==> flow/design.v <==
module n_delay #(
    parameter  int unsigned Latency    = 1,
    parameter  int unsigned Width      = 8,
    localparam int unsigned LatencyMin = Latency == 0 ? 1 : Latency
) (
    input  logic                        clk_i,
    input  logic                        en_i,
    input  logic                        rst_ni,
    input  logic [           Width-1:0] data_i,
    output logic [           Width-1:0] data_o,
    output logic [LatencyMin*Width-1:0] buffer_o
);
  logic [(Latency+1)-1:0][Width-1:0] buffer_temp;
  assign buffer_temp[0] = data_i;
  assign data_o = buffer_temp[(Latency+1)-1];
  for (genvar n = 0; n < Latency; n++) begin : gen_buffer
    always_ff @(posedge clk_i)
      if (!rst_ni) buffer_temp[n+1] <= '0;
      else if (en_i) buffer_temp[n+1] <= buffer_temp[n];
  end
  if (Latency == 0) assign buffer_o = data_i;
  else if (Latency == 1) assign buffer_o = buffer_temp[0];
  else assign buffer_o = buffer_temp[Latency-1:0];
endmodule
(* use_dsp = "yes" *)
module integer_multiplier #(
    parameter  int unsigned WidthX  = 4,
    parameter  int unsigned WidthK  = 8,
    parameter  int unsigned Latency = 1,
    localparam int unsigned WidthY  = WidthX + WidthK
) (
    input  logic                     clk_i,
    input  logic                     rst_ni,
    input  logic                     en_i,
    input  logic signed [WidthX-1:0] x_i,
    input  logic signed [WidthK-1:0] k_i,
    output logic signed [WidthY-1:0] y_o
);
  logic signed [WidthY-1:0] temp_mul;
  always_ff @(posedge clk_i)
    if (!rst_ni) temp_mul <= '0;
    else if (en_i) temp_mul <= $signed(x_i) * $signed(k_i);
  n_delay #(
      .Latency(Latency - 1),
      .Width  (WidthY)
  ) i_mac_delay (
      .clk_i   (clk_i),
      .en_i    (en_i),
      .rst_ni  (rst_ni),
      .data_i  (temp_mul),
      .data_o  (y_o),
      .buffer_o()
  );
endmodule
(* use_dsp = "yes" *)
module minifloat_multiplier #(
    parameter  int unsigned ExpWidthX   = 4,
    parameter  int unsigned ExpWidthK   = 4,
    parameter  int unsigned ManWidthX   = 3,
    parameter  int unsigned ManWidthK   = 3,
    parameter  int unsigned Latency     = 1,
    localparam int unsigned WidthX      = 1 + ExpWidthX + ManWidthX,
    localparam int unsigned WidthK      = 1 + ExpWidthK + ManWidthK,
    localparam int unsigned ManWidthMax = ((ManWidthX > ManWidthK) ? ManWidthX : ManWidthK),
    localparam int unsigned ExpWidthMax = ((ExpWidthX > ExpWidthK) ? ExpWidthX : ExpWidthK),
    localparam int unsigned WidthY      = 2 * (ManWidthMax + (2 ** ExpWidthMax))
) (
    input  logic                     clk_i,
    input  logic                     rst_ni,
    input  logic                     en_i,
    input  logic        [WidthX-1:0] x_i,
    input  logic        [WidthK-1:0] k_i,
    output logic signed [WidthY-1:0] y_o
);
  logic sign_x, sign_k;
  logic [ExpWidthX-1:0] exp_x;
  logic [ExpWidthK-1:0] exp_k;
  logic [ManWidthX-1:0] man_x;
  logic [ManWidthK-1:0] man_k;
  logic norm_x, norm_k;
  logic [(ManWidthX+1)-1:0] ext_man_x;   
  logic [(ManWidthK+1)-1:0] ext_man_k;   
  logic signed [(ManWidthX-1)+2:0] signed_man_x;   
  logic signed [(ManWidthK-1)+2:0] signed_man_k;   
  logic signed [WidthY-1:0] fixed_product;
  always_comb begin
    {sign_x, exp_x, man_x} = x_i;
    {sign_k, exp_k, man_k} = k_i;
    {norm_x, norm_k} = {|exp_x, |exp_k};
    ext_man_x = {norm_x, man_x};   
    ext_man_k = {norm_k, man_k};   
    signed_man_x = sign_x ? -ext_man_x : ext_man_x;   
    signed_man_k = sign_k ? -ext_man_k : ext_man_k;   
    fixed_product = ($signed(signed_man_x) * $signed(signed_man_k)) <<
        ($unsigned({1'b0, exp_x} + {1'b0, exp_k}) - $unsigned(norm_x) - $unsigned(norm_k));
  end
  logic signed [WidthY-1:0] temp_mul;
  always_ff @(posedge clk_i) begin
    if (!rst_ni) temp_mul <= '0;
    else if (en_i) temp_mul <= fixed_product;
  end
  n_delay #(
      .Latency(Latency - 1),
      .Width  (WidthY)
  ) i_mac_delay (
      .clk_i   (clk_i),
      .en_i    (en_i),
      .rst_ni  (rst_ni),
      .data_i  (temp_mul),
      .data_o  (y_o),
      .buffer_o()
  );
endmodule
module acc #(
    parameter int unsigned WidthX  = 4,
    parameter int unsigned WidthY  = 16,
    parameter int unsigned Latency = 1
) (
    input  logic                     clk_i,
    input  logic                     rst_ni,
    input  logic                     en_i,
    input  logic                     x_valid_i,
    input  logic                     first_i,
    input  logic signed [WidthX-1:0] x_i,
    output logic signed [WidthY-1:0] y_o
);
  logic signed [WidthY-1:0] temp_acc;
  always_ff @(posedge clk_i)
    if (!rst_ni) temp_acc <= '0;
    else if (en_i && x_valid_i) begin
      temp_acc <= WidthY'($signed(x_i)) + $signed(first_i ? WidthY'(0) : temp_acc);
    end
  n_delay #(
      .Latency(Latency - 1),
      .Width  (WidthY)
  ) i_mac_delay (
      .clk_i   (clk_i),
      .en_i    (en_i),
      .rst_ni  (rst_ni),
      .data_i  (temp_acc),
      .data_o  (y_o),
      .buffer_o()
  );
endmodule
module tri_buffer #(
    parameter int unsigned Width = 8,
    parameter int unsigned Size  = 4
) (
    input  logic                       clk_i,
    input  logic                       rst_ni,
    input  logic                       en_i,
    input  logic [Size-1:0][Width-1:0] x_i,
    output logic [Size-1:0][Width-1:0] y_o
);
  logic signed [Size-1:0][Size-1:0][Width-1:0] buffer;  
  assign buffer[0] = x_i;   
  for (genvar row = 1; row < Size; row++) begin : gen_row   
    for (genvar col = row; col < Size; col++) begin : gen_col   
      always_ff @(posedge clk_i)
        if (!rst_ni) buffer[row][col] <= 0;
        else if (en_i) buffer[row][col] <= buffer[row-1][col];
    end
  end
  for (genvar col = 0; col < Size; col++) begin : gen_output   
    assign y_o[col] = buffer[col][col];   
  end
endmodule
module axis_sa #(
    parameter int unsigned LatencyMul = 1,
    parameter int unsigned LatencyAcc = 1,
    parameter int unsigned Rows = 4,
    parameter int unsigned Cols = 8,
    parameter int unsigned WidthY = 16,   
    parameter int unsigned MacType = 0,   
    parameter int unsigned WidthX = 4,
    parameter int unsigned WidthK = 8,
    parameter int unsigned ExpWidthX = 4,
    parameter int unsigned ExpWidthK = 4,
    parameter int unsigned ManWidthX = 3,
    parameter int unsigned ManWidthK = 3,
    parameter int unsigned WidthM = WidthX + WidthK,   
    localparam int unsigned FpWidthX = 1 + ExpWidthX + ManWidthX,
    localparam int unsigned FpWidthK = 1 + ExpWidthK + ManWidthK,
    localparam int unsigned ManWidthMax = ((ManWidthX > ManWidthK) ? ManWidthX : ManWidthK),
    localparam int unsigned ExpWidthMax = ((ExpWidthX > ExpWidthK) ? ExpWidthX : ExpWidthK),
    localparam int unsigned FpWidthM = 2 * (ManWidthMax + (2 ** ExpWidthMax)),
    localparam int unsigned DiagLen = (Rows + Cols) - 1,
    localparam int unsigned ActualWidthX = (MacType == 0) ? WidthX : FpWidthX,
    localparam int unsigned ActualWidthK = (MacType == 0) ? WidthK : FpWidthK,
    localparam int unsigned ActualWidthM = (MacType == 0) ? WidthY : FpWidthM
) (
    input  logic                              clk_i,
    input  logic                              rst_ni,
    input  logic                              s_valid_i,
    input  logic                              s_last_i,
    input  logic                              m_ready_i,
    output logic                              s_ready_o,
    output logic                              m_valid_o,
    output logic                              m_last_o,
    input  logic [Rows-1:0][ActualWidthX-1:0] sx_data_i,
    input  logic [Cols-1:0][ActualWidthK-1:0] sk_data_i,
    output logic [Rows-1:0][      WidthY-1:0] m_data_o
);
  logic en_mac, en_shift;
  logic [Rows-1:0][ActualWidthX-1:0] xi_delayed;
  logic [Cols-1:0][ActualWidthK-1:0] ki_delayed, sk_reversed;
  logic [Rows-1:0][Cols-1:0][ActualWidthX-1:0] xi;
  logic [Rows-1:0][Cols-1:0][ActualWidthK-1:0] ki;
  logic [Rows-1:0][Cols-1:0][ActualWidthM-1:0] mo;
  logic [Rows-1:0][Cols-1:0][WidthY-1:0] ao, ro;
  logic [DiagLen-1:0] r_valid, r_last, r_copy, r_clear, conflict, a_valid, m_first;
  logic [LatencyMul+LatencyAcc+DiagLen-1:0] valid, vlast;
  assign en_mac   = !(|conflict);  
  assign en_shift = r_valid[DiagLen-1] && m_ready_i;   
  logic busy, s_fire;
  assign s_ready_o = en_mac && !busy;
  assign s_fire = s_valid_i && s_ready_o;
  always_ff @(posedge clk_i)
    if (!rst_ni) busy <= 1'b0;
    else if (s_fire && s_last_i) busy <= 1'b1;
    else if (m_valid_o && m_ready_i && m_last_o) busy <= 1'b0;
  for (genvar c = 0; c < Cols; c++) assign sk_reversed[c] = sk_data_i[Cols-1-c];
  tri_buffer #(
      .Width(ActualWidthX),
      .Size (Rows)
  ) i_tri_x (
      .clk_i (clk_i),
      .rst_ni(rst_ni),
      .en_i  (en_mac),
      .x_i   (sx_data_i),
      .y_o   (xi_delayed)
  );
  tri_buffer #(
      .Width(ActualWidthK),
      .Size (Cols)
  ) i_tri_k (
      .clk_i (clk_i),
      .rst_ni(rst_ni),
      .en_i  (en_mac),
      .x_i   (sk_reversed),
      .y_o   (ki_delayed)
  );
  n_delay #(
      .Latency(LatencyMul + LatencyAcc + DiagLen),
      .Width  (1)
  ) i_valid (
      .clk_i   (clk_i),
      .en_i    (en_mac),
      .rst_ni  (rst_ni),
      .data_i  (s_valid_i && !busy),
      .data_o  (),
      .buffer_o(valid)
  );
  n_delay #(
      .Latency(LatencyMul + LatencyAcc + DiagLen),
      .Width  (1)
  ) i_vlast (
      .clk_i   (clk_i),
      .en_i    (en_mac),
      .rst_ni  (rst_ni),
      .data_i  (s_valid_i && !busy && s_last_i),
      .data_o  (),
      .buffer_o(vlast)
  );
  for (genvar r = 0; r < Rows; r++) begin
    for (genvar c = 0; c < Cols; c++) begin
      if (c == 0) assign xi[r][c] = xi_delayed[r];
      else   
        always_ff @(posedge clk_i)
          if (!rst_ni) xi[r][c] <= '0;
          else if (en_mac) xi[r][c] <= xi[r][c-1];
      if (r == 0) assign ki[r][c] = ki_delayed[c];
      else   
        always_ff @(posedge clk_i)
          if (!rst_ni) ki[r][c] <= '0;
          else if (en_mac) ki[r][c] <= ki[r-1][c];
    end
  end
  for (genvar r = 0; r < Rows; r++) begin : MR
    for (genvar c = 0; c < Cols; c++) begin : MC
      if (MacType == 0) begin
        logic signed [WidthM-1:0] mul_y;
        assign mo[r][c] = ActualWidthM'(mul_y);
        integer_multiplier #(
            .WidthX (WidthX),
            .WidthK (WidthK),
            .Latency(LatencyMul)
        ) MUL (
            .clk_i (clk_i),
            .rst_ni(rst_ni),
            .en_i  (en_mac),
            .x_i   (xi[r][c]),
            .k_i   (ki[r][c]),
            .y_o   (mul_y)
        );
      end else begin
        minifloat_multiplier #(
            .ExpWidthX(ExpWidthX),
            .ExpWidthK(ExpWidthK),
            .ManWidthX(ManWidthX),
            .ManWidthK(ManWidthK),
            .Latency  (LatencyMul)
        ) MUL (
            .clk_i (clk_i),
            .rst_ni(rst_ni),
            .en_i  (en_mac),
            .x_i   (xi[r][c]),
            .k_i   (ki[r][c]),
            .y_o   (mo[r][c])
        );
      end
    end
  end
  for (genvar d = 0; d < DiagLen; d++) begin
    always_ff @(posedge clk_i)
      if (!rst_ni) m_first[d] <= 1'b1;
      else if (valid[LatencyMul+d]) m_first[d] <= vlast[LatencyMul+d];
  end
  for (genvar r = 0; r < Rows; r++) begin : AR
    for (genvar c = 0; c < Cols; c++) begin : AC
      localparam d = (r + c);
      acc #(
          .WidthX (ActualWidthM),
          .WidthY (WidthY),
          .Latency(LatencyAcc)
      ) ACC (
          .clk_i    (clk_i),
          .rst_ni   (rst_ni),
          .en_i     (en_mac),
          .x_valid_i(valid[LatencyMul+d]),
          .first_i  (m_first[d]),
          .x_i      (mo[r][c]),
          .y_o      (ao[r][c])
      );
    end
  end
  for (genvar d = 0; d < DiagLen; d++) begin
    if (d == 0) assign r_last[0] = r_valid[0];
    else
      always_ff @(posedge clk_i)
        if (!rst_ni) r_last[d] <= 0;
        else if (en_shift)
          if ((d >= (Cols - 1)) && m_last_o)
            r_last[d] <= 0;   
          else r_last[d] <= r_last[d-1];   
    always_ff @(posedge clk_i)
      if (!rst_ni) a_valid[d] <= 0;
      else if (en_mac) a_valid[d] <= vlast[LatencyMul+LatencyAcc+d-1];
    assign conflict [d] = a_valid[d]  &&  r_valid[d];  
    assign r_copy   [d] = a_valid[d]  && !r_valid[d];  
    assign r_clear[d] = en_shift && r_last[d];   
    always_ff @(posedge clk_i)
      if (!rst_ni) r_valid[d] <= 0;
      else if ((d >= (Cols - 1)) && en_shift && m_last_o)
        r_valid[d] <= 0;   
      else if (r_copy[d]) r_valid[d] <= 1;
      else if (r_clear[d]) r_valid[d] <= 0;
  end
  for (genvar r = 0; r < Rows; r++) begin
    for (genvar c = 0; c < Cols; c++) begin
      if (c == 0) begin
        always_ff @(posedge clk_i)
          if (!rst_ni) ro[r][0] <= '0;
          else if (r_copy[(r + 0)]) ro[r][0] <= ao[r][0];
      end else begin
        always_ff @(posedge clk_i)
          if (!rst_ni) ro[r][c] <= '0;
          else if (r_copy[(r + c)]) ro[r][c] <= ao[r][c];
          else if (en_shift) ro[r][c] <= ro[r][c-1];
      end
    end
  end
  assign m_valid_o = r_valid[DiagLen-1];
  assign m_last_o  = r_last[Cols-1];
  for (genvar r = 0; r < Rows; r++) assign m_data_o[r] = ro[r][Cols-1];
endmodule
module sa_top (
    input  logic          clk_i,
    input  logic          rst_ni,
    input  logic          s_valid_i,
    input  logic          s_last_i,
    input  logic          m_ready_i,
    output logic          s_ready_o,
    output logic          m_valid_o,
    output logic          m_last_o,
    input  logic [ 15:0]  sx_data_i,
    input  logic [ 63:0]  sk_data_i,
    output logic [ 63:0]  m_data_o
);
  axis_sa #(
      .LatencyMul(1),
      .LatencyAcc(1),
      .Rows      (4),
      .Cols      (8),
      .WidthY    (16),
      .MacType   (0),
      .WidthX    (4),
      .WidthK    (8)
  ) i_sa (
      .clk_i    (clk_i),
      .rst_ni   (rst_ni),
      .s_valid_i(s_valid_i),
      .s_last_i (s_last_i),
      .m_ready_i(m_ready_i),
      .s_ready_o(s_ready_o),
      .m_valid_o(m_valid_o),
      .m_last_o (m_last_o),
      .sx_data_i(sx_data_i),
      .sk_data_i(sk_data_i),
      .m_data_o (m_data_o)
  );
endmodule
==> flow/run.sh <==
#!/bin/bash
# the make line also repeats each setting of config.mk as NAME=value (left out here)
make -C /OpenROAD-flow-scripts/flow DESIGN_CONFIG=/design/flow/config.mk WORK_HOME=/design/flow/orfs CLKGATE_MAP_FILE= finish
==> flow/config.mk <==
export PLATFORM = sky130hd
export DESIGN_NAME = sa_top
export DESIGN_NICKNAME = sa_top
export VERILOG_FILES = /design/flow/design.v
export SDC_FILE = /design/flow/constraint.sdc
export NUM_CORES = 4
export LEC_CHECK = 0
export CAP_MARGIN = 20
export CORE_MARGIN = 2
export CORE_UTILIZATION = 68
export CTS_CLUSTER_SIZE = 41
export SETUP_SLACK_MARGIN = 0.59
export SLEW_MARGIN = 20
==> flow/constraint.sdc <==
create_clock -name core_clock -period 3.56 [get_ports {clk_i}]
set_input_delay 0.7120 -clock core_clock [delete_from_list [all_inputs] [get_ports {clk_i}]]
set_output_delay 0.7120 -clock core_clock [all_outputs]
set_load 0.01 [all_outputs]
==> results of run 1 <==
layout make-up:
class	instances	area [µm²]
clock buffers	304	6280
multi-input cells	12500	87300
diodes	4	10.0
fillers	13300	40500
clock inverters	91	1330
well taps	2526	3160
inverters	782	2950
flip-flops and latches	2013	40500
repair buffers	1065	9870
routing by layer:
layer,wire (µm),up-vias,GRT usage,part of all wire
li1,-,55300,-,-
met1,153000,56000,0.465,0.41
met2,177000,4066,0.618,0.47
met3,24700,939,0.0465,0.066
met4,20400,12,0.185,0.054
met5,80,-,0,0.00021
stage by stage:
step	hold WS, ns	setup slack [ns]
after detailed placement	0.441	-1.01
after floorplan	0.422	-0.319
after global placement	0.437	-1.06
after global routing	0.237	-0.472
final	0.252	-0.295
after CTS	0.203	-0.302
timing repair:
item	4_1_cts	5_1_grt
endpoints found under the hold margin	0	0
endpoints found under the setup margin	269	396
pin swaps	344	382
gates cloned	0	1
resized	366	401
hold buffers	0	0
setup buffers	158	69
==> deck_impl_summary.md, run 1 <==
Synthesis and Place & Route Summary

STA
  – Unrepaired setup endpoints after global routing: true
  – Fin worst setup slack: -0.295 ns
  – Clk_skew: 0.0334 ns
  – Actual slew at the worst max-slew pin: 1.04 ns
  – Rel. slew slack: 0.309
  – Setup violations, final: 66
  – Max Clk Rate: 259 MHz
  – Setup TNS: -8.27 ns
  – Min Tclk post-route: 3.85 ns
  – Final hold violation count: 0
  – Cycle use final: 1.08
  – Pins Over Slew Limit: 0

Worst setup path
  – Crit-path max FO: 2
  – FF-to-FF End: i_sa.MR[2].MC[3].genblk1.MUL.temp_mul[11]
  – Crit-path cells: nand2_4 > fa_1 > fa_1 > inv_2 > fa_2 > ha_4 > inv_2 > fa_2 > nor2b_1 > o21ai_1 > a21boi_1 > o21ai_1 > a21boi_2 > o21a_1 > or3_1 > a311oi_1
  – CP arrival: 4.65 ns
  – Worst path buffer plus inverter count: 2
  – Slowest cell on crit path: fa_1
  – CP required: 4.35 ns
  – Crit start category: register
  – Critical Path Start: i_sa.xi[77]
  – Worst reg-to-reg setup slack: -0.29 ns
  – Reg2reg start: i_sa.xi[77]
  – Worst Reg2Reg Path Length in Cells: 16
  – Kind of critical path: register to register
  – Critical Path End: i_sa.MR[2].MC[3].genblk1.MUL.temp_mul[11]
  – WP depth: 16
  – Crit path capture type: register
  – Crit-path leading delay family: adder cells
  – Max incr delay on CP: 0.55 ns

Clock tree
  – H-tree lvl count: 4
  – Total CTS buffers: 212
  – CTS tree: yes
  – Clock Sinks: 2013
  – Clk latency of the worst-skew pair: 0.89 ns
  – Clock buffer depth: 3
  – Root buf cell: clkbuf_16
  – Worst-path clk slew: 0.06 ns

Synth
  – Synth Area in Compound Gates: 0.162
  – Top cells by area: dfxtp_1, ha_1, nand2_1
  – Synth unique cells: 84
  – # Cells Yosys: 16.3k
  – Share of the synthesized area in the top cell type: 0.307
  – Cell type with the largest total area: dfxtp_1
  – Post-Synth XOR/XNOR Area: 0.0418
  – Synthesized Nets: 18.0k
  – Mux share: 0.00469
  – Mapped Cells: 16.3k
  – Synth Flop Type: dfxtp_1
  – Top post-synthesis cells by count: nand2_1, dfxtp_1, a21oi_1
  – Synth top cell by count: nand2_1
  – Synth Area in Adders: 0.195
  – Register share after synthesis: 0.307
  – Post-Syn Area: 131000 µm²
  – Flip-flops with a built-in enable: 0
  – Post-synth regs: 2013
  – YS chip area: 131000 µm²
  – Top logic family: simple AND/OR/NAND/NOR gates
  – Async S/R FF share, synth: 0
  – Basic Gates by Area: 0.234
  – Syn Area/Cell: 8.06 µm²
  – Yosys synthesis warning count: 9

Power and ir drop
  – Clock share of power: 0.480
  – Comb power frac: 0.060
  – Switch share: 0.235
  – Combinational cell power: 3.04 mW
  – Clk. pwr: 24.2 mW
  – Psw: 11.8 mW
  – Top power group: clock
  – Cell-internal power: 38.5 mW
  – Sequential Power Share: 0.460
  – Leak pwr: 63.8 nW
  – Pwr Density: 332 nW/µm²
  – Pwr Total: 50.3 mW
  – Sequential power: 23.1 mW
  – Peak VDD IR: 0.000495 V

Worst hold path
  – Hold depth: 2
  – Worst Min Path Start: rst_ni
  – Hold WC Path Type: primary input to register
  – Hold Path End: i_sa.m_first[5]

Job
  – Tool Warnings: 62
  – Max-Cap Viols: 0

Drt
  – Via count: 116k
  – WL per Instance: 19.5 µm
  – Detailed Route Iter0 Violations: 9786
  – Routed Antenna Nets: 0
  – DR pass1 iterations: 8
  – Final wirelength: 375000 µm
  – Residual DRC: 0
  – Post-DR vias/cell: 6.04

Placement
  – PortBufs: 151
  – DP Area: 139000 µm²
  – DP Cell Count: 18.6k
  – Post-DP HPWL: 269000 µm
  – Global placer's final weighted congestion: 0.952

Finish
  – Design Area, Final: 151000 µm²
  – Final core occ: 0.789
  – Final Non-Filler Cells: 19.3k
  – Layout area overhead: 15.5%
  – Nets@finish: 18.3k

Floorplan
  – Die W: 443 µm
  – Core area: 192000 µm²
  – Initial Util: 0.683
  – Die Area: 196000 µm²
  – Top Ports: 152
  – # rows: 161
  – Die H: 443 µm

Run status
  – Outcome: failed layout checks
  – SO Faults: setup timing

GRT
  – All-Layer GR Usage: 0.368
  – Largest net degree at the start of global routing: 176
  – First-pass GRT wire length: 593000 µm
  – Number of global-route vias before repair: 114k
  – Initial antenna violation count: 7
  – Global route overflow: 0
==> run 2, diff against run 1 <==
CELL_PAD_IN_SITES_GLOBAL_PLACEMENT = 1   (was default)
CORE_ASPECT_RATIO = 1.14   (was default)
CORE_UTILIZATION = 58   (was 68)
CTS_CLUSTER_SIZE = default   (was 41)
MAX_ROUTING_LAYER = met5   (was default)
PLACE_DENSITY = 0.56   (was default)
SETUP_SLACK_MARGIN = default   (was 0.59)
clock period = 3.96 ns   (was 3.56 ns; I/O delays follow)
==> run 2 against run 1 <==
Compared with the run above:
- now clean on timing, DRC and antenna
- non-clock buffer count down 340
- global-route usage down 5.3 points
- register-to-register slack better by 0.36 ns
- area after synthesis unchanged
- setup slack better by 0.36 ns
- via count down 3.7%
- fmax down 0.99%
- cell count up 0.71%
- design area down 4.1%
- total power down 12%
- sequential share of layout area up 1.0 points
- critical path type unchanged
- largest cell class unchanged
==> deck_impl_summary.md, run 2 <==
Synthesis and Place & Route Summary

Run status
  – Outcome: timing/DRC/antenna clean

STA
  – Rel. slew slack: 0.323 (+0.0142)
  – Pins Over Slew Limit: 0 (unchanged)
  – Actual slew at the worst max-slew pin: 1.02 ns (-0.0213 ns)
  – Clk_skew: 0.0297 ns (-0.00369 ns)
  – Unrepaired setup endpoints after global routing: true
  – Min Tclk post-route: 3.89 ns (+0.0387 ns)
  – Cycle use final: 0.983 (-0.0996)
  – Final hold violation count: 0 (unchanged)
  – Setup violations, final: 0 (-100%)
  – Setup TNS: 0 ns (+8.27 ns)
  – Max Clk Rate: 257 MHz (-0.99%)

Placement
  – DP Area: 137000 µm² (-1.2%)
  – Global placer's final weighted congestion: 0.906 (-4.9%)
  – DP Cell Count: 19.0k (+1.8%)
  – Post-DP HPWL: 280000 µm (+4.2%)
  – PortBufs: 151 (unchanged)

Clock tree
  – Root buf cell: clkbuf_16
  – Clock Sinks: 2013 (unchanged)
  – Worst-path clk slew: 0.06 ns (about the same)
  – H-tree lvl count: 4 (unchanged)
  – Total CTS buffers: 215 (+1.4%)
  – Clock buffer depth: 3 (unchanged)
  – Clk latency of the worst-skew pair: 0.89 ns (about the same)
  – CTS tree: yes
  – Post-cts hold buffer count: 0 (unchanged)

Power and ir drop
  – Pwr Density: 306 nW/µm² (-8.0%)
  – Clock share of power: 0.473 (-0.007)
  – Clk. pwr: 21.0 mW (-13%)
  – Cell-internal power: 33.8 mW (-12%)
  – Sequential power: 20.8 mW (-10%)
  – Comb power frac: 0.058 (-0.002)
  – Top power group: clock
  – Pwr Total: 44.4 mW (-12%)
  – Peak VDD IR: 0.000463 V (-6.6%)
  – Leak pwr: 61.2 nW (-4.0%)
  – Combinational cell power: 2.56 mW (-16%)
  – Switch share: 0.238 (+0.00251)
  – Psw: 10.6 mW (-11%)
  – Sequential Power Share: 0.469 (+0.009)

Worst hold path
  – Hold WC Path Type: primary input to register
  – Hold Path End: i_sa.m_first[4]
  – Worst Min Path Start: rst_ni
  – Hold depth: 2 (unchanged)

Synth
  – Synth Area in Compound Gates: 0.162 (unchanged)
  – Post-Synth XOR/XNOR Area: 0.0418 (unchanged)
  – Synth Flop Type: dfxtp_1
  – Share of the synthesized area in the top cell type: 0.307 (unchanged)
  – # Cells Yosys: 16.3k (unchanged)
  – Cell type with the largest total area: dfxtp_1
  – Post-synth regs: 2013 (unchanged)
  – Top cells by area: dfxtp_1, ha_1, nand2_1
  – Synthesized Nets: 18.0k (unchanged)
  – Synth unique cells: 84 (unchanged)
  – Yosys synthesis warning count: 9 (unchanged)
  – Top logic family: simple AND/OR/NAND/NOR gates
  – Syn Area/Cell: 8.06 µm² (unchanged)
  – Post-Syn Area: 131000 µm² (unchanged)
  – Synth Area in Adders: 0.195 (unchanged)
  – Register share after synthesis: 0.307 (unchanged)
  – Top post-synthesis cells by count: nand2_1, dfxtp_1, a21oi_1
  – Synth top cell by count: nand2_1
  – Flip-flops with a built-in enable: 0 (unchanged)
  – Mux share: 0.00469 (unchanged)
  – YS chip area: 131000 µm² (unchanged)
  – Mapped Cells: 16.3k (unchanged)
  – Async S/R FF share, synth: 0 (unchanged)
  – Basic Gates by Area: 0.234 (unchanged)

Worst setup path
  – Worst path buffer plus inverter count: 2 (unchanged)
  – Crit path capture type: register
  – Critical Path End: i_sa.MR[2].MC[4].genblk1.MUL.temp_mul[11]
  – Max incr delay on CP: 0.58 ns (+0.03 ns)
  – Worst Reg2Reg Path Length in Cells: 16 (unchanged)
  – Kind of critical path: register to register
  – Slowest cell on crit path: fa_1
  – CP required: 4.75 ns (+0.40 ns)
  – FF-to-FF End: i_sa.MR[2].MC[4].genblk1.MUL.temp_mul[11]
  – Crit start category: register
  – CP arrival: 4.68 ns (+0.03 ns)
  – Crit path top cell by count: fa_1
  – Reg2reg start: i_sa.ki[160]
  – Crit-path leading delay family: adder cells
  – Crit-path max FO: 2 (unchanged)
  – Worst reg-to-reg setup slack: 0.07 ns (+0.36 ns)
  – Crit-path cells: nand2b_4 > fa_1 > fa_1 > fa_1 > inv_1 > ha_2 > inv_2 > fa_2 > nor2b_1 > o21ai_1 > a21boi_1 > o21ai_1 > a21boi_1 > o21a_1 > or3_1 > a311oi_1
  – Critical Path Start: i_sa.ki[160]
  – WP depth: 16 (unchanged)

Floorplan
  – Die H: 512 µm (+15%)
  – Die Area: 230000 µm² (+17%)
  – # rows: 186 (+16%)
  – Top Ports: 152 (unchanged)
  – Initial Util: 0.583 (-0.100)
  – Die W: 449 µm (+1.4%)
  – Core area: 225000 µm² (+17%)

GRT
  – Number of global-route vias before repair: 110k (-4.2%)
  – Met1 global-route usage: 0.394 (-0.0711)
  – All-Layer GR Usage: 0.315 (-0.0527)
  – Initial antenna violation count: 8 (+1)
  – GRT busiest layer: met2
  – Global route overflow: 0 (unchanged)
  – M3 GR Usage: 0.0318 (-0.0148)
  – Met2 Track Usage GR: 0.555 (-0.0622)
  – First-pass GRT wire length: 589000 µm (-0.59%)
  – Largest net degree at the start of global routing: 137 (-22%)

Drt
  – Post-DR vias/cell: 5.77 (-4.4%)
  – Via count: 112k (-3.7%)
  – Final wirelength: 372000 µm (-0.84%)
  – Detailed Route Iter0 Violations: 7542 (-23%)
  – WL per Instance: 19.2 µm (-1.5%)
  – DR pass1 iterations: 6 (-2)
  – Routed Antenna Nets: 0 (unchanged)
  – Residual DRC: 0 (unchanged)

Finish
  – Final Non-Filler Cells: 19.4k (+0.71%)
  – Design Area, Final: 145000 µm² (-4.1%)
  – Layout area overhead: 10.8%
  – Nets@finish: 18.0k (-1.8%)

Job
  – Tool Warnings: 45 (-27%)
  – Max-Cap Viols: 0 (unchanged)
[run 2: cell type report]
type / instances / area, µm²
multi-input cells: 12500 / 84200
fillers: 19700 / 79800
flip-flops and latches: 2013 / 40300
repair buffers: 725 / 6700
clock buffers: 302 / 6220
well taps: 3008 / 3760
inverters: 782 / 2950
clock inverters: 89 / 1100
diodes: 2 / 5.00
[run 2: timing repair]
item	4_1_cts	5_1_grt
setup buffers	1	27
pin swaps	2	101
resized	20	150
setup endpoints to repair	18	47
[run 2: metrics by stage]
stage | hold WS [ns] | utilization | setup WS (ns)
floorplan | 0.432 | - | -0.0365
finish | 0.281 | 0.645 | 0.0666
CTS | 0.218 | 0.642 | 0.00281
global route | 0.249 | 0.645 | -0.0949
global placement | 0.440 | 0.609 | -0.835
detailed placement | 0.445 | 0.609 | -0.754
[run 2: routing by layer]
| metal | routed length [µm] | vias up |
|---|---|---|
| met5 | 27 | - |
| met4 | 15200 | 4 |
| met3 | 17100 | 645 |
| met2 | 184000 | 2597 |
| met1 | 156000 | 54100 |
| li1 | - | 54600 |
==> run 3, diff against run 2 <==
CELL_PAD_IN_SITES_DETAIL_PLACEMENT = 0   (was default)
CELL_PAD_IN_SITES_GLOBAL_PLACEMENT = default   (was 1)
CORE_ASPECT_RATIO = default   (was 1.14)
CORE_UTILIZATION = 42   (was 58)
GPL_ROUTABILITY_DRIVEN = 1   (was default)
GPL_TIMING_DRIVEN = 0   (was default)
MAX_ROUTING_LAYER = default   (was met5)
PLACE_DENSITY = 0.95   (was 0.56)
SLEW_MARGIN = 25   (was 20)
clock period = 4.39 ns   (was 3.96 ns; I/O delays follow)
==> run 3 against run 2 <==
Compared with the run above:
- now fails the layout checks on setup timing
- register-to-register slack worse by 0.10 ns
- non-clock buffer count grew 387
- design area up 0.58%
- critical endpoint is now i_sa.ki[107]
- core utilization fell by 18 points
- clock skew is 0.050 ns higher
- combinational power is essentially flat
- worst hold slack improved by 0.067 ns
- first-iteration DRC count rose by 140%
- area after synthesis stayed put
- synthesized cell count did not move
==> deck_impl_summary.md, run 3 <==
Synthesis and Place & Route Summary

Worst setup path
  – Crit start category: register
  – Worst path buffer plus inverter count: 4 (+2)
  – Kind of critical path: register to register
  – Crit path capture type: register
  – Reg2reg start: i_sa.a_valid[9]
  – Worst reg-to-reg setup slack: -0.03 ns (-0.10 ns)
  – Crit-path leading delay family: buffers and inverters
  – Critical Path End: i_sa.ki[107]
  – Crit-path max FO: 10 (+8)
  – Max incr delay on CP: 0.77 ns (+0.19 ns)
  – FF-to-FF End: i_sa.ki[107]
  – Slowest cell on crit path: nor3_4
  – Worst Reg2Reg Path Length in Cells: 9 (-7)
  – Crit-path cells: a22oi_1 > nand2_1 > nor3_4 > buf_4 > buf_4 > buf_2 > buf_2 > nand2_1 > a21oi_1
  – CP arrival: 5.25 ns (+0.57 ns)
  – CP required: 5.21 ns (+0.46 ns)
  – Critical Path Start: i_sa.a_valid[9]
  – WP depth: 9 (-7)

Finish
  – Final core occ: 0.470 (-0.176)
  – # fillers: 28.1k (+43%)
  – Nets@finish: 18.4k (+2.2%)
  – Logic cell area: 84000 µm² (-0.22%)
  – Final Non-Filler Cells: 20.9k (+7.9%)
  – Layout area overhead: 11.4%
  – Area taken by flip-flops and latches: 40500 µm² (+0.56%)

GRT
  – All-Layer GR Usage: 0.312 (-0.00258)
  – Largest net degree at the start of global routing: 16 (-88%)
  – First-pass GRT wire length: 745000 µm (+26%)
  – Number of global-route vias before repair: 118k (+7.6%)
  – Global route overflow: 0 (unchanged)
  – Initial antenna violation count: 54 (+46)

Power and ir drop
  – Psw: 10.4 mW (-1.9%)
  – Leak pwr: 60.6 nW (-0.93%)
  – Sequential Power Share: 0.465 (-0.004)
  – Top power group: clock
  – Clk. pwr: 19.2 mW (-9%)
  – Peak VDD IR: 0.000329 V (-29%)
  – Cell-internal power: 30.2 mW (-11%)
  – Comb power frac: 0.063 (+0.005)
  – Pwr Total: 40.6 mW (-8.6%)
  – Pwr Density: 278 nW/µm² (-9.1%)
  – Switch share: 0.255 (+0.0174)
  – Sequential power: 18.9 mW (-9%)
  – Combinational cell power: 2.57 mW (about the same)
  – Clock share of power: 0.472 (about the same)

Clock tree
  – Clock Sinks: 2013 (unchanged)
  – Total CTS buffers: 215 (unchanged)
  – Clk latency of the worst-skew pair: 0.94 ns (+0.05 ns)
  – Worst-path clk slew: 0.06 ns (about the same)
  – Clock buffer depth: 4 (+1)
  – CTS tree: yes
  – Root buf cell: clkbuf_16
  – H-tree lvl count: 4 (unchanged)

STA
  – Fin Hold WS: 0.347 ns (+0.0666 ns)
  – Final hold violation count: 0 (unchanged)
  – Rel. slew slack: 0.167 (-0.156)
  – Clk_skew: 0.0800 ns (+0.0503 ns)
  – Setup violations, final: 1 (+1)
  – Fin worst setup slack: -0.0343 ns (-0.101 ns)
  – Min Tclk post-route: 4.42 ns (+0.531 ns)
  – Cycle use final: 1.01 (+0.0246)
  – Actual slew at the worst max-slew pin: 1.25 ns (+0.235 ns)
  – Max Clk Rate: 226 MHz (-12%)
  – Pins Over Slew Limit: 0 (unchanged)

Synth
  – Synth Flop Type: dfxtp_1
  – Top post-synthesis cells by count: nand2_1, dfxtp_1, a21oi_1
  – Post-Syn Area: 131000 µm² (unchanged)
  – # Cells Yosys: 16.3k (unchanged)
  – Synth unique cells: 84 (unchanged)
  – Synth top cell by count: nand2_1
  – Yosys synthesis warning count: 9 (unchanged)
  – Mapped Cells: 16.3k (unchanged)
  – Synth Area in Compound Gates: 0.162 (unchanged)
  – Synth Area in Adders: 0.195 (unchanged)
  – Flip-flops with a built-in enable: 0 (unchanged)
  – Async S/R FF share, synth: 0 (unchanged)
  – Mux share: 0.00469 (unchanged)
  – Post-synth regs: 2013 (unchanged)
  – Synthesized Nets: 18.0k (unchanged)
  – Cell type with the largest total area: dfxtp_1
  – Syn Area/Cell: 8.06 µm² (unchanged)
  – Post-Synth XOR/XNOR Area: 0.0418 (unchanged)
  – Top cells by area: dfxtp_1, ha_1, nand2_1
  – Top logic family: simple AND/OR/NAND/NOR gates
  – Register share after synthesis: 0.307 (unchanged)
  – YS chip area: 131000 µm² (unchanged)
  – Basic Gates by Area: 0.234 (unchanged)
  – Share of the synthesized area in the top cell type: 0.307 (unchanged)

Drt
  – Post-DR vias/cell: 6.00 (+3.9%)
  – DR pass1 iterations: 10 (+4)
  – WL per Instance: 24.7 µm (+29%)
  – Residual DRC: 0 (unchanged)
  – Detailed Route Iter0 Violations: 17.9k (+140%)
  – Routed Antenna Nets: 0 (unchanged)
  – Final wirelength: 517000 µm (+39%)
  – Via count: 126k (+12%)

Floorplan
  – Die H: 563 µm (+10%)
  – Die W: 563 µm (+25%)
  – Die Area: 317000 µm² (+38%)
  – Top Ports: 152 (unchanged)
  – Core area: 311000 µm² (+38%)
  – Initial Util: 0.421 (-0.161)
  – # rows: 205 (+10%)

Worst hold path
  – Worst Min Path Start: sx_data_i[2]
  – Hold WC Path Type: primary input to register
  – Hold depth: 3 (+1)
  – Hold Path End: i_sa.xi[6]

Placement
  – Setup WS pre-CTS: -1.12 ns (-0.370 ns)
  – PortBufs: 151 (unchanged)
  – Global placer's final weighted congestion: 1.12 (+24%)
  – DP Cell Count: 20.6k (+8.4%)
  – Post-DP HPWL: 403000 µm (+44%)

Job
  – Max-Cap Viols: 0 (unchanged)
  – Tool Warnings: 27 (-40%)

Run status
  – SO Faults: setup timing
  – Outcome: failed layout checks
## run 3: what timing repair did
action	CTS	global route
gates cloned	0	0
setup buffers	0	4
pin swaps	2	22
hold buffers	0	0
endpoints found under the setup margin	43	65
gates resized	114	247
## run 3: per-layer routing
layer  track usage  up-vias  share of wire
li1              -    55400              -
met1         0.370    58700           0.35
met2         0.434     8986           0.39
met3         0.131     2414           0.16
met4         0.265       68           0.10
met5       0.00437        -         0.0016
## run 3: layout make-up
cell class	count	area share
Clock buffer	290	0.0409
Antenna cell	33	0.000565
Buffer	942	0.0296
Inverter	782	0.0201
Timing Repair Buffer	170	0.0127
Clock inverter	88	0.00812
Tap cell	4140	0.0355
Sequential cell	2013	0.278
Multi-Input combinational cell	12500	0.575
## run 3: stage by stage
step / TNS, ns / cell area, µm²
floorplan: 0 / 131000
CTS: 0 / 145000
global route: -0.488 / 146000
finish: -0.0343 / 146000
global placement: -967.50 / 138000
detailed placement: -247.74 / 138000
==> run 4, diff against run 3 <==
ABC_AREA = 1   (was default)
CELL_PAD_IN_SITES_DETAIL_PLACEMENT = default   (was 0)
CORE_UTILIZATION = 22   (was 42)
GPL_ROUTABILITY_DRIVEN = default   (was 1)
GPL_TIMING_DRIVEN = default   (was 0)
PLACE_DENSITY = 0.6   (was 0.95)
SLEW_MARGIN = 20   (was 25)
clock period = 5.8 ns   (was 4.39 ns; I/O delays follow)
==> run 4 against run 3 <==
Compared with the run above:
- now clean on timing, DRC and antenna
- combinational power shrank 25%
- cell count grew 31%
- count of clock-buffer cells in the layout grew 16
- area after synthesis grew 3.7%
==> deck_impl_summary.md, run 4 <==
Synthesis and Place & Route Summary

Power and ir drop
  – Pwr Density: 208 nW/µm² (-25%)
  – Sequential power: 14.5 mW (-23%)
  – Peak VDD IR: 0.000300 V (-8.9%)
  – Switch share: 0.254 (-0.00101)
  – Clk. pwr: 15.4 mW (-20%)
  – Combinational cell power: 1.93 mW (-25%)
  – Pwr Total: 31.8 mW (-22%)
  – Cell-internal power: 23.7 mW (-22%)
  – Psw: 8.08 mW (-22%)
  – Clock share of power: 0.484 (+0.012)
  – Leak pwr: 75.2 nW (+24%)
  – Comb power frac: 0.061 (-0.002)
  – Top power group: clock
  – Sequential Power Share: 0.456 (-0.009)

Worst setup path
  – Critical Path End: s_ready_o
  – Worst path buffer plus inverter count: 1 (-3)
  – CP arrival: 3.73 ns (-1.52 ns)
  – Crit-path leading delay family: simple AND/OR/NAND/NOR gates
  – Crit-path max FO: 18 (+8)
  – Worst Reg2Reg Path Length in Cells: 12 (+3)
  – Slowest cell on crit path: nor2_1
  – FF-to-FF End: i_sa.AR[1].AC[4].ACC.temp_acc[6]
  – Crit-path cells: nand2_1 > nand3_1 > nor2_1 > nand2_8 > nor2_1 > clkdlybuf4s50_1
  – Crit start category: register
  – Reg2reg start: i_sa.a_valid[8]
  – Worst reg-to-reg setup slack: 1.60 ns (+1.63 ns)
  – Critical Path Start: i_sa.a_valid[8]
  – Crit path capture type: output port
  – Max incr delay on CP: 0.69 ns (-0.08 ns)
  – Kind of critical path: register to output port
  – CP required: 4.64 ns (-0.57 ns)
  – Crit path top cell by count: nor2_1
  – WP depth: 6 (-3)

STA
  – Setup TNS: 0 ns (+0.0343 ns)
  – Cycle use final: 0.842 (-0.165)
  – Min Tclk post-route: 4.89 ns
  – Pins Over Slew Limit: 0 (unchanged)
  – Max Clk Rate: 205 MHz
  – Unrepaired setup endpoints after global routing: false
  – Setup violations, final: 0 (-1)
  – Clk_skew: 0.113 ns (+0.0331 ns)
  – Rel. slew slack: 0.264 (+0.0973)
  – Actual slew at the worst max-slew pin: 1.09 ns (-0.157 ns)
  – Final hold violation count: 0 (unchanged)
  – Fin worst setup slack: 0.914 ns (+0.948 ns)

Finish
  – # fillers: 68.3k (+140%)
  – Layout area overhead: 12.4%
  – Nets@finish: 21.0k (+14%)

Floorplan
  – Core area: 615000 µm² (+98%)
  – Die W: 790 µm (+40%)
  – Die H: 790 µm (+40%)
  – # rows: 288 (+40%)
  – Initial Util: 0.221 (-0.200)
  – Top Ports: 152 (unchanged)
  – Die Area: 624000 µm² (+97%)

Synth
  – Register share after synthesis: 0.296 (-0.0110)
  – # Cells Yosys: 19.6k (+21%)
  – Syn Area/Cell: 6.92 µm² (-14%)
  – Top logic family: simple AND/OR/NAND/NOR gates
  – Async S/R FF share, synth: 0 (unchanged)
  – Top post-synthesis cells by count: nand2_1, inv_1, o21ai_0
  – Post-Syn Area: 136000 µm² (+3.7%)
  – Basic Gates by Area: 0.212 (-0.0216)
  – Synth Flop Type: dfxtp_1
  – Synth Area in Adders: 0.188 (-0.00697)
  – Mux share: 0 (-0.00469)
  – Post-Synth XOR/XNOR Area: 0.0259 (-0.0159)
  – Synth unique cells: 35 (-58%)
  – Top cells by area: dfxtp_1, nand2_1, ha_1
  – Share of the synthesized area in the top cell type: 0.296 (-0.0110)
  – Yosys synthesis warning count: 9 (unchanged)
  – Post-synth regs: 2013 (unchanged)
  – Cell type with the largest total area: dfxtp_1
  – Mapped Cells: 19.6k (+21%)
  – Synth Area in Compound Gates: 0.169 (+0.00676)
  – Synthesized Nets: 21.4k (+19%)
  – YS chip area: 136000 µm² (+3.7%)
  – Flip-flops with a built-in enable: 0 (unchanged)
  – Synth top cell by count: nand2_1

Worst hold path
  – Worst Min Path Start: i_sa.AR[1].AC[1].ACC.temp_acc[0]
  – Hold depth: 2 (-1)
  – Hold Path End: i_sa.ro[144]
  – Hold WC Path Type: register to register

Drt
  – WL per Instance: 14.8 µm (-40%)
  – Residual DRC: 0 (unchanged)
  – Post-DR vias/cell: 4.45 (-26%)
  – Via count: 122k (-2.6%)
  – Detailed Route Iter0 Violations: 8878 (-50%)
  – DR pass1 iterations: 9 (-1)
  – Final wirelength: 406000 µm (-21%)
  – Routed Antenna Nets: 0 (unchanged)

Clock tree
  – CTS tree: yes
  – Post-CTS sizing: 0 (-100%)
  – Post-cts hold buffer count: 0 (unchanged)
  – Worst-path clk slew: 0.06 ns (about the same)
  – Clock buffer depth: 4 (unchanged)
  – H-tree lvl count: 4 (unchanged)
  – Clock Sinks: 2013 (unchanged)
  – Total CTS buffers: 224 (+4.2%)
  – Root buf cell: clkbuf_16
  – Clk latency of the worst-skew pair: 0.96 ns (+0.02 ns)
  – Setup repair bufs after CTS: 0 (unchanged)

GRT
  – All-Layer GR Usage: 0.126 (-0.187)
  – Global route overflow: 0 (unchanged)
  – Number of global-route vias before repair: 115k (-2.4%)
  – First-pass GRT wire length: 641000 µm (-14%)
  – Initial antenna violation count: 12 (-78%)
  – Largest net degree at the start of global routing: 177 (+161)

Placement
  – PortBufs: 151 (unchanged)
  – Setup WS pre-CTS: 0.786 ns (+1.91 ns)
  – Post-DP HPWL: 299000 µm (-26%)
  – Global placer's final weighted congestion: 0.872 (-22%)

Run status
  – Outcome: timing/DRC/antenna clean

Job
  – Max-Cap Viols: 0 (unchanged)
  – Tool Warnings: 64 (+140%)
[run 4: metal layers]
| metal | track usage | routed length [µm] |
|---|---|---|
| met1 | 0.179 | 196000 |
| met4 | 0.0331 | 10900 |
| met3 | 0.0221 | 28000 |
| met5 | 0 | 54 |
| met2 | 0.194 | 171000 |
[run 4: area by class of cell]
type,count,area [µm²],share of cell area
antenna,8,20.0,0.000131
clock buffer,306,6360,0.0416
clock inverter,107,1480,0.00965
inverter,2853,10700,0.0701
multi-input combinational,13800,81000,0.530
sequential,2013,40300,0.264
tap,8120,10200,0.0665
timing repair buffer,282,2810,0.0184
[run 4: metrics by stage]
step	cells	util	hold WS [ns]	area, µm²
global route	27500	0.248	0.412	153000
detailed placement	27100	0.236	0.449	145000
global placement	27100	0.236	0.445	145000
finish	27500	0.248	0.388	153000
CTS	27500	0.248	0.397	153000
floorplan	19600	-	0.439	136000
==> run 5, diff against run 4 <==
CELL_PAD_IN_SITES_GLOBAL_PLACEMENT = 0   (was default)
CORE_ASPECT_RATIO = 1.14   (was default)
CORE_UTILIZATION = 65   (was 22)
CTS_CLUSTER_DIAMETER = 57   (was default)
MAX_ROUTING_LAYER = met4   (was default)
PLACE_DENSITY = default   (was 0.6)
TNS_END_PERCENT = 40   (was default)
clock period = 5.12 ns   (was 5.8 ns; I/O delays follow)
==> run 5 against run 4 <==
Compared with the run above:
- critical path depth stayed put
- largest power group unchanged
- area after synthesis stayed put
- sequential cell count stayed put
- non-clock buffer count is 23 higher
- global-route usage is 24 points higher
- wire length is 6.3% lower
- count of clock-buffer cells in the layout is 5 lower
- highest routed layer is now met4
- setup slack worse by 0.00075 ns
- worst hold slack better by 0.054 ns
- total power is 12% higher
- core utilization is 45 points higher
- clock skew is 0.087 ns lower
==> deck_impl_summary.md, run 5 <==
Synthesis and Place & Route Summary

GRT
  – First-pass GRT wire length: 614000 µm (-4.1%)
  – Initial antenna violation count: 12 (unchanged)
  – Global route overflow: 0 (unchanged)
  – M3 GR Usage: 0.0367 (+0.0146)
  – Met2 Track Usage GR: 0.612 (+0.418)
  – GRT busiest layer: met2
  – All-Layer GR Usage: 0.366 (+0.241)
  – Largest net degree at the start of global routing: 148 (-16%)
  – Number of global-route vias before repair: 118k (+2.5%)
  – Met1 global-route usage: 0.436 (+0.257)

STA
  – Actual slew at the worst max-slew pin: 1.26 ns (+0.165 ns)
  – Setup TNS: 0 ns (unchanged)
  – Max Clk Rate: 238 MHz
  – Clk_skew: 0.0262 ns (-0.0869 ns)
  – Rel. slew slack: 0.153 (-0.111)
  – Cycle use final: 0.822 (-0.0208)
  – Pins Over Slew Limit: 0 (unchanged)
  – Unrepaired setup endpoints after global routing: false
  – Final hold violation count: 0 (unchanged)
  – Min Tclk post-route: 4.21 ns
  – Setup violations, final: 0 (unchanged)

Drt
  – DR pass1 iterations: 7 (-2)
  – WL per Instance: 17.2 µm (+16%)
  – Final wirelength: 380000 µm (-6.3%)
  – Detailed Route Iter0 Violations: 8806 (-0.81%)
  – Via count: 124k (+0.95%)
  – Residual DRC: 0 (unchanged)
  – Routed Antenna Nets: 0 (unchanged)
  – Post-DR vias/cell: 5.58 (+26%)

Placement
  – DP Area: 139000 µm² (-4.5%)
  – Global placer's final weighted congestion: 0.951 (+9.0%)
  – Post-DP HPWL: 283000 µm (-5.5%)
  – PortBufs: 151 (unchanged)

Power and ir drop
  – Psw: 8.80 mW (+8.9%)
  – Pwr Density: 243 nW/µm² (+17%)
  – Clk. pwr: 16.8 mW (+9%)
  – Cell-internal power: 26.7 mW (+12%)
  – Leak pwr: 75.2 nW (about the same)
  – Combinational cell power: 2.20 mW (+14%)
  – Peak VDD IR: 0.000304 V (+1.5%)
  – Sequential Power Share: 0.465 (+0.009)
  – Sequential power: 16.5 mW (+14%)
  – Top power group: clock
  – Comb power frac: 0.062 (about the same)
  – Clock share of power: 0.473 (-0.011)
  – Switch share: 0.248 (-0.00611)

Floorplan
  – Die H: 492 µm (-38%)
  – Top Ports: 152 (unchanged)
  – # rows: 179 (-38%)
  – Core area: 208000 µm² (-66%)
  – Initial Util: 0.653 (+0.432)
  – Die Area: 213000 µm² (-66%)
  – Die W: 432 µm (-45%)

Synth
  – Basic Gates by Area: 0.212 (unchanged)
  – Mux share: 0 (unchanged)
  – Synth Area in Adders: 0.188 (unchanged)
  – YS chip area: 136000 µm² (unchanged)
  – Top post-synthesis cells by count: nand2_1, inv_1, o21ai_0
  – Synthesized Nets: 21.4k (unchanged)
  – Post-Syn Area: 136000 µm² (unchanged)
  – Synth Flop Type: dfxtp_1
  – Register share after synthesis: 0.296 (unchanged)
  – Post-synth regs: 2013 (unchanged)
  – Share of the synthesized area in the top cell type: 0.296 (unchanged)
  – Syn Area/Cell: 6.92 µm² (unchanged)
  – Synth Area in Compound Gates: 0.169 (unchanged)
  – Async S/R FF share, synth: 0 (unchanged)
  – Flip-flops with a built-in enable: 0 (unchanged)
  – Top cells by area: dfxtp_1, nand2_1, ha_1
  – # Cells Yosys: 19.6k (unchanged)
  – Yosys synthesis warning count: 9 (unchanged)
  – Synth top cell by count: nand2_1
  – Top logic family: simple AND/OR/NAND/NOR gates
  – Synth unique cells: 35 (unchanged)
  – Cell type with the largest total area: dfxtp_1
  – Post-Synth XOR/XNOR Area: 0.0259 (unchanged)
  – Mapped Cells: 19.6k (unchanged)

Worst setup path
  – Crit-path leading delay family: simple AND/OR/NAND/NOR gates
  – Crit path top cell by count: nor2_1
  – WP depth: 6 (unchanged)
  – CP arrival: 3.18 ns (-0.55 ns)
  – Critical Path End: s_ready_o
  – Reg2reg start: i_sa.i_tri_x.buffer[43]
  – Crit-path cells: nand2_1 > nand3_1 > nor2_1 > nand2_8 > nor2_1 > clkdlybuf4s50_1
  – Worst Reg2Reg Path Length in Cells: 17 (+5)
  – FF-to-FF End: i_sa.MR[2].MC[0].genblk1.MUL.temp_mul[11]
  – Slowest cell on crit path: clkdlybuf4s50_1
  – Crit-path max FO: 36 (+18)
  – Crit path capture type: output port
  – CP required: 4.10 ns (-0.54 ns)
  – Worst path buffer plus inverter count: 1 (unchanged)
  – Kind of critical path: register to output port
  – Max incr delay on CP: 0.58 ns (-0.11 ns)
  – Critical Path Start: i_sa.r_valid[10]
  – Crit start category: register
  – Worst reg-to-reg setup slack: 0.92 ns (-0.68 ns)

Clock tree
  – Post-cts hold buffer count: 0 (unchanged)
  – Worst-path clk slew: 0.06 ns (about the same)
  – Clock buffer depth: 3 (-1)
  – CTS tree: yes
  – Clock Sinks: 2013 (unchanged)
  – Clk latency of the worst-skew pair: 0.89 ns (-0.07 ns)
  – Post-CTS sizing: 0 (unchanged)
  – H-tree lvl count: 4 (unchanged)
  – Root buf cell: clkbuf_16
  – Setup repair bufs after CTS: 0 (unchanged)
  – Total CTS buffers: 219 (-2.2%)

Finish
  – Design Area, Final: 146000 µm² (-4.4%)
  – Layout area overhead: 7.55%
  – Nets@finish: 21.0k (+0.086%)

Job
  – Max-Cap Viols: 0 (unchanged)
  – Tool Warnings: 59 (-7.8%)

Worst hold path
  – Worst Min Path Start: i_sa.AR[0].AC[6].ACC.temp_acc[11]
  – Hold depth: 2 (unchanged)
  – Hold Path End: i_sa.ro[107]
  – Hold WC Path Type: register to register

Run status
  – Outcome: timing/DRC/antenna clean
==> run 5: area by class of cell <==
type	count	area [µm²]
multi-input combinational	13800	81000
fill	18500	62100
sequential	2013	40300
inverter	2853	10700
clock buffer	301	6360
tap	2715	3400
timing repair buffer	305	3090
clock inverter	107	1300
antenna	11	27.5
==> run 5: metal layers <==
layer	wire length, µm	up-vias
li1	-	61800
met1	156000	57500
met2	180000	3358
met3	20600	853
met4	23400	0
met5	0	-
==> run 5: metrics by stage <==
stage,hold WS (ns),cells,power [mW],utilization,worst slack (ns)
after floorplan,0.439,19600,18.1,-,0.993
after global placement,0.445,21700,19.0,0.665,0.350
after detailed placement,0.447,21700,19.0,0.665,0.356
after CTS,0.437,22100,35.6,0.702,0.867
after global routing,0.464,22100,36.6,0.702,0.628
final,0.442,22100,35.5,0.702,0.913
==> run 6, diff against run 5 <==
ABC_AREA = 0   (was 1)
MAX_ROUTING_LAYER = met5   (was met4)
SETUP_SLACK_MARGIN = 1.29   (was default)
TNS_END_PERCENT = default   (was 40)
clock period = 4.76 ns   (was 5.12 ns; I/O delays follow)
==> run 6 against run 5 <==
Compared with the run above:
- via count down 7.5%
- setup slack got worse by 0.11 ns
- register-to-register slack worse by 0.12 ns
- largest power group unchanged
- worst hold slack better by 0.0034 ns
- area after synthesis decreased by 3.6%
- sequential power is 5% higher
- synthesized cell count down 17%
- wire length is 1.6% lower
- sequential share of layout area about the same
- critical path type is now register to register
==> deck_impl_summary.md, run 6 <==
Synthesis and Place & Route Summary

Power and ir drop
  – Clock share of power: 0.483 (+0.010)
  – Peak VDD IR: 0.000312 V (+2.6%)
  – Sequential power: 17.3 mW (+5%)
  – Sequential Power Share: 0.461 (-0.004)
  – Combinational cell power: 2.13 mW (-3%)
  – Psw: 8.91 mW (+1.3%)
  – Top power group: clock
  – Comb power frac: 0.057 (-0.005)
  – Pwr Total: 37.6 mW (+6.0%)
  – Leak pwr: 62.1 nW (-17%)
  – Pwr Density: 253 nW/µm² (+4.2%)
  – Switch share: 0.237 (-0.0110)
  – Cell-internal power: 28.7 mW (+7.5%)
  – Clk. pwr: 18.1 mW (+8%)

Placement
  – PortBufs: 151 (unchanged)
  – Global placer's final weighted congestion: 0.918 (-3.5%)
  – Setup WS pre-CTS: -0.0464 ns (-0.402 ns)
  – Post-DP HPWL: 264000 µm (-6.6%)

STA
  – Setup violations, final: 0 (unchanged)
  – Fin worst setup slack: 0.800 ns (-0.113 ns)
  – Cycle use final: 0.832 (+0.0103)
  – Setup TNS: 0 ns (unchanged)
  – Pins Over Slew Limit: 0 (unchanged)
  – Clk_skew: 0.0265 ns (+0.000307 ns)
  – Max Clk Rate: 253 MHz
  – Final hold violation count: 0 (unchanged)
  – Min Tclk post-route: 3.96 ns
  – Unrepaired setup endpoints after global routing: true
  – Actual slew at the worst max-slew pin: 1.15 ns (-0.105 ns)
  – Rel. slew slack: 0.232 (+0.0791)

Worst setup path
  – Worst Reg2Reg Path Length in Cells: 16 (-1)
  – WP depth: 16 (+10)
  – Crit path capture type: register
  – Max incr delay on CP: 0.55 ns (-0.03 ns)
  – Worst path buffer plus inverter count: 2 (+1)
  – Critical Path Start: i_sa.xi[125]
  – Slowest cell on crit path: fa_1
  – Reg2reg start: i_sa.xi[125]
  – Worst reg-to-reg setup slack: 0.80 ns (-0.12 ns)
  – Crit path top cell by count: fa_1
  – Crit-path leading delay family: adder cells
  – Crit-path cells: nand2_4 > fa_1 > fa_1 > fa_1 > inv_2 > ha_4 > inv_2 > fa_2 > nor2b_1 > o21ai_2 > a21oi_2 > o21ai_2 > a21boi_2 > o21a_1 > or3_1 > a311oi_2
  – Crit start category: register
  – CP arrival: 4.74 ns (+1.56 ns)
  – Crit-path max FO: 5 (-86%)
  – CP required: 5.54 ns (+1.44 ns)
  – Kind of critical path: register to register
  – Critical Path End: i_sa.MR[3].MC[7].genblk1.MUL.temp_mul[11]
  – FF-to-FF End: i_sa.MR[3].MC[7].genblk1.MUL.temp_mul[11]

Synth
  – Synth Area in Adders: 0.195 (+0.00697)
  – Mapped Cells: 16.3k (-17%)
  – Synthesized Nets: 18.0k (-16%)
  – Top logic family: simple AND/OR/NAND/NOR gates
  – Synth unique cells: 84 (+140%)
  – Synth Flop Type: dfxtp_1
  – YS chip area: 131000 µm² (-3.6%)
  – Post-Synth XOR/XNOR Area: 0.0418 (+0.0159)
  – Post-synth regs: 2013 (unchanged)
  – Flip-flops with a built-in enable: 0 (unchanged)
  – # Cells Yosys: 16.3k (-17%)
  – Syn Area/Cell: 8.06 µm² (+16%)
  – Async S/R FF share, synth: 0 (unchanged)
  – Share of the synthesized area in the top cell type: 0.307 (+0.0110)
  – Top post-synthesis cells by count: nand2_1, dfxtp_1, a21oi_1
  – Synth top cell by count: nand2_1
  – Register share after synthesis: 0.307 (+0.0110)
  – Post-Syn Area: 131000 µm² (-3.6%)
  – Mux share: 0.00469 (+0.00469)
  – Synth Area in Compound Gates: 0.162 (-0.00676)
  – Cell type with the largest total area: dfxtp_1
  – Basic Gates by Area: 0.234 (+0.0216)
  – Yosys synthesis warning count: 9 (unchanged)
  – Top cells by area: dfxtp_1, ha_1, nand2_1

Clock tree
  – H-tree lvl count: 4 (unchanged)
  – Clk latency of the worst-skew pair: 0.88 ns (about the same)
  – Root buf cell: clkbuf_16
  – CTS tree: yes
  – Total CTS buffers: 217 (-0.91%)
  – Clock buffer depth: 3 (unchanged)
  – Post-cts hold buffer count: 0 (unchanged)
  – Worst-path clk slew: 0.07 ns (about the same)
  – Clock Sinks: 2013 (unchanged)

Floorplan
  – Core area: 201000 µm² (-3.5%)
  – # rows: 176 (-1.7%)
  – Die Area: 205000 µm² (-3.5%)
  – Die W: 425 µm (-1.8%)
  – Initial Util: 0.652 (-0.000703)
  – Top Ports: 152 (unchanged)
  – Die H: 483 µm (-1.8%)

GRT
  – First-pass GRT wire length: 588000 µm (-4.3%)
  – Largest net degree at the start of global routing: 238 (+61%)
  – Number of global-route vias before repair: 112k (-5.4%)
  – All-Layer GR Usage: 0.352 (-0.0148)
  – Initial antenna violation count: 11 (-1)
  – Global route overflow: 0 (unchanged)

Drt
  – WL per Instance: 19.6 µm (+14%)
  – Post-DR vias/cell: 5.98 (+7.2%)
  – Via count: 114k (-7.5%)
  – Routed Antenna Nets: 0 (unchanged)
  – DR pass1 iterations: 6 (-1)
  – Final wirelength: 374000 µm (-1.6%)
  – Detailed Route Iter0 Violations: 9010 (+2.3%)
  – Residual DRC: 0 (unchanged)

Run status
  – Outcome: timing/DRC/antenna clean

Job
  – Max-Cap Viols: 0 (unchanged)
  – Tool Warnings: 68 (+15%)

Worst hold path
  – Hold Path End: i_sa.m_first[5]
  – Hold depth: 2 (unchanged)
  – Hold WC Path Type: primary input to register
  – Worst Min Path Start: rst_ni

Finish
  – Nets@finish: 18.0k (-14%)
  – Layout area overhead: 13.4%
  – Final core occ: 0.740 (+0.0377)
  – # fillers: 15.2k (-18%)
-- run 6: through the flow --
stage	instances	instance area, µm²	hold WS, ns
6_report	19100	149000	0.446
5_1_grt	19100	149000	0.429
4_1_cts	19000	146000	0.377
3_5_place_dp	18300	134000	0.440
3_3_place_gp	18300	134000	0.435
2_1_floorplan	16300	132000	0.425
-- run 6: final cells by class --
cell class	count	area (µm²)	share of cell area
multi-input combinational	12500	86600	0.583
sequential	2013	40900	0.275
timing repair buffer	774	7160	0.0481
clock buffer	285	6140	0.0413
tap	2670	3340	0.0225
inverter	782	2950	0.0199
clock inverter	105	1520	0.0102
antenna	4	10.0	0.0000673
-- run 6: what timing repair did --
| action | CTS | global route |
|---|---|---|
| pin swaps | 360 | 456 |
| gates cloned | 0 | 1 |
| setup endpoints to repair | 165 | 168 |
| buffers inserted | 333 | 93 |
| resized | 531 | 424 |
-- run 6: routing by layer --
metal  global-route usage  wire (µm)  vias up
li1                     -          -    54700
met1                0.431     150000    55100
met2                0.603     181000     3533
met3               0.0414      21200      910
met4                0.186      21900        8
met5                    0         53        -
==> run 7, diff against run 6 <==
ABC_AREA = default   (was 0)
CORE_UTILIZATION = 71   (was 65)
CTS_CLUSTER_DIAMETER = 61   (was 57)
CTS_CLUSTER_SIZE = 25   (was default)
HOLD_SLACK_MARGIN = -0.1   (was default)
MAX_ROUTING_LAYER = met4   (was met5)
SETUP_SLACK_MARGIN = 0.88   (was 1.29)
clock period = 3.42 ns   (was 4.76 ns; I/O delays follow)
==> run 7 against run 6 <==
Compared with the run above:
- now fails the layout checks on setup timing
- fmax shrank 2.7%
- sequential cell count did not move
- setup slack lost 1.5 ns
- total power increased by 25%
- clock power grew 7%
- worst hold slack worse by 0.27 ns
- cell count increased by 1.2%
==> deck_impl_summary.md, run 7 <==
Synthesis and Place & Route Summary

Clock tree
  – Root buf cell: clkbuf_16
  – Post-cts hold buffer count: 0 (unchanged)
  – Clock buffer depth: 3 (unchanged)
  – H-tree lvl count: 4 (unchanged)
  – Total CTS buffers: 143 (-34%)
  – Clock Sinks: 2013 (unchanged)
  – CTS tree: yes
  – Clk latency of the worst-skew pair: 0.86 ns (-0.02 ns)

Synth
  – Synth Area in Adders: 0.195 (unchanged)
  – Yosys synthesis warning count: 9 (unchanged)
  – Mux share: 0.00469 (unchanged)
  – Syn Area/Cell: 8.06 µm² (unchanged)
  – Top cells by area: dfxtp_1, ha_1, nand2_1
  – Synth Flop Type: dfxtp_1
  – Flip-flops with a built-in enable: 0 (unchanged)
  – Top logic family: simple AND/OR/NAND/NOR gates
  – YS chip area: 131000 µm² (unchanged)
  – Basic Gates by Area: 0.234 (unchanged)
  – Mapped Cells: 16.3k (unchanged)
  – Share of the synthesized area in the top cell type: 0.307 (unchanged)
  – Register share after synthesis: 0.307 (unchanged)
  – Post-Syn Area: 131000 µm² (unchanged)
  – Synth top cell by count: nand2_1
  – Cell type with the largest total area: dfxtp_1
  – # Cells Yosys: 16.3k (unchanged)
  – Top post-synthesis cells by count: nand2_1, dfxtp_1, a21oi_1
  – Post-Synth XOR/XNOR Area: 0.0418 (unchanged)
  – Async S/R FF share, synth: 0 (unchanged)
  – Post-synth regs: 2013 (unchanged)

Power and ir drop
  – Cell-internal power: 34.4 mW (+20%)
  – Pwr Density: 307 nW/µm² (+21%)
  – Leak pwr: 64.2 nW (+3.4%)
  – Sequential power: 24.1 mW (+39%)
  – Clock share of power: 0.412 (-0.071)
  – Psw: 12.4 mW (+40%)
  – Switch share: 0.265 (+0.0285)
  – Comb power frac: 0.074 (+0.017)
  – Top power group: registers

STA
  – Min Tclk post-route: 4.07 ns (+0.111 ns)
  – Setup violations, final: 119 (+119)
  – Rel. slew slack: 0.276 (+0.0442)
  – Final hold violation count: 0 (unchanged)
  – Clk_skew: 0.0476 ns (+0.0210 ns)
  – Pins Over Slew Limit: 0 (unchanged)
  – Cycle use final: 1.19 (+0.358)
  – Unrepaired setup endpoints after global routing: true
  – Fin worst setup slack: -0.651 ns (-1.45 ns)

Placement
  – DP Area: 140000 µm² (+4.5%)
  – Post-DP HPWL: 279000 µm (+5.8%)
  – Setup WS pre-CTS: -1.11 ns (-1.07 ns)
  – Global placer's final weighted congestion: 0.971 (+5.8%)

GRT
  – Number of global-route vias before repair: 120k (+7.6%)
  – GRT busiest layer: met2
  – All-Layer GR Usage: 0.423 (+0.0712)
  – First-pass GRT wire length: 626000 µm (+6.5%)
  – M3 GR Usage: 0.0687 (+0.0273)
  – Global route overflow: 0 (unchanged)
  – Largest net degree at the start of global routing: 152 (-36%)
  – Met1 global-route usage: 0.475 (+0.0436)
  – Initial antenna violation count: 13 (+2)

Worst setup path
  – CP required: 4.18 ns (-1.36 ns)
  – Worst Reg2Reg Path Length in Cells: 16 (unchanged)
  – Reg2reg start: i_sa.ki[128]
  – Worst path buffer plus inverter count: 2 (unchanged)
  – Kind of critical path: register to register
  – Slowest cell on crit path: fa_1
  – CP arrival: 4.83 ns (+0.09 ns)
  – Critical Path Start: i_sa.ki[128]
  – Crit-path leading delay family: adder cells
  – Critical Path End: i_sa.MR[2].MC[0].genblk1.MUL.temp_mul[11]
  – Crit-path max FO: 2 (-3)
  – Crit start category: register
  – Crit-path cells: nand2b_4 > fa_1 > fa_1 > inv_1 > fa_2 > ha_4 > inv_2 > fa_2 > nor2b_1 > o21ai_1 > a21boi_2 > o21ai_2 > a21oi_2 > o21a_1 > or3_1 > a311oi_1
  – Crit path capture type: register
  – FF-to-FF End: i_sa.MR[2].MC[0].genblk1.MUL.temp_mul[11]
  – Max incr delay on CP: 0.56 ns (about the same)

Drt
  – DR pass1 iterations: 9 (+3)
  – Detailed Route Iter0 Violations: 12.3k (+37%)
  – WL per Instance: 21.2 µm (+8.1%)
  – Post-DR vias/cell: 6.30 (+5.3%)
  – Routed Antenna Nets: 0 (unchanged)
  – Final wirelength: 409000 µm (+9.3%)
  – Via count: 122k (+6.6%)

Finish
  – Nets@finish: 18.5k (+2.6%)
  – # fillers: 11.1k (-27%)
  – Layout area overhead: 16.4%
  – Design Area, Final: 153000 µm² (+2.6%)

Floorplan
  – Die Area: 188000 µm² (-8.4%)
  – Initial Util: 0.714 (+0.0615)
  – Die W: 406 µm (-4.3%)
  – Core area: 184000 µm² (-8.6%)
  – Die H: 463 µm (-4.3%)
  – Top Ports: 152 (unchanged)
  – # rows: 168 (-4.5%)

Worst hold path
  – Hold depth: 2 (unchanged)
  – Worst Min Path Start: rst_ni
  – Hold Path End: i_sa.m_first[8]
  – Hold WC Path Type: primary input to register

Job
  – Max-Cap Viols: 0 (unchanged)
  – Tool Warnings: 44 (-35%)

Run status
  – Outcome: failed layout checks
  – SO Faults: setup timing
-- run 7: routing by layer --
layer  wire length, µm  vias to the layer above  share of wire
li1                  -                    55600              -
met1            148000                    58300           0.36
met2            195000                     6100           0.48
met3             33700                     1801          0.082
met4             33000                        0          0.081
met5                 0                        -              0
-- run 7: stage by stage --
step / power [mW] / hold slack, ns / TNS [ns] / utilization / std cells
2_1_floorplan: 26.4 / 0.422 / -6.87 / - / 16300
3_3_place_gp: 27.6 / 0.437 / -15.33 / 0.764 / 18800
3_5_place_dp: 27.7 / 0.442 / -23.37 / 0.764 / 18800
4_1_cts: 46.6 / 0.145 / -17.79 / 0.816 / 19200
5_1_grt: 47.9 / 0.188 / -42.84 / 0.831 / 19300
6_report: 46.8 / 0.173 / -28.02 / 0.831 / 19300
-- run 7: layout make-up --
type	instances	area, µm²	area share
well taps	2465	3080	0.0202
repair buffers	1321	12400	0.0810
multi-input cells	12500	88400	0.580
clock inverters	108	1470	0.00960
clock buffers	155	3730	0.0244
flip-flops and latches	2013	40500	0.266
inverters	782	2950	0.0193
diodes	13	32.5	0.000213
-- run 7: timing repair --
item / CTS / global route
pin swaps: 405 / 335
endpoints found under the setup margin: 705 / 969
buffers inserted: 219 / 79
gates cloned: 1 / 4
resized: 622 / 439
No activity file was given, so power comes from the tool's default toggle rates.
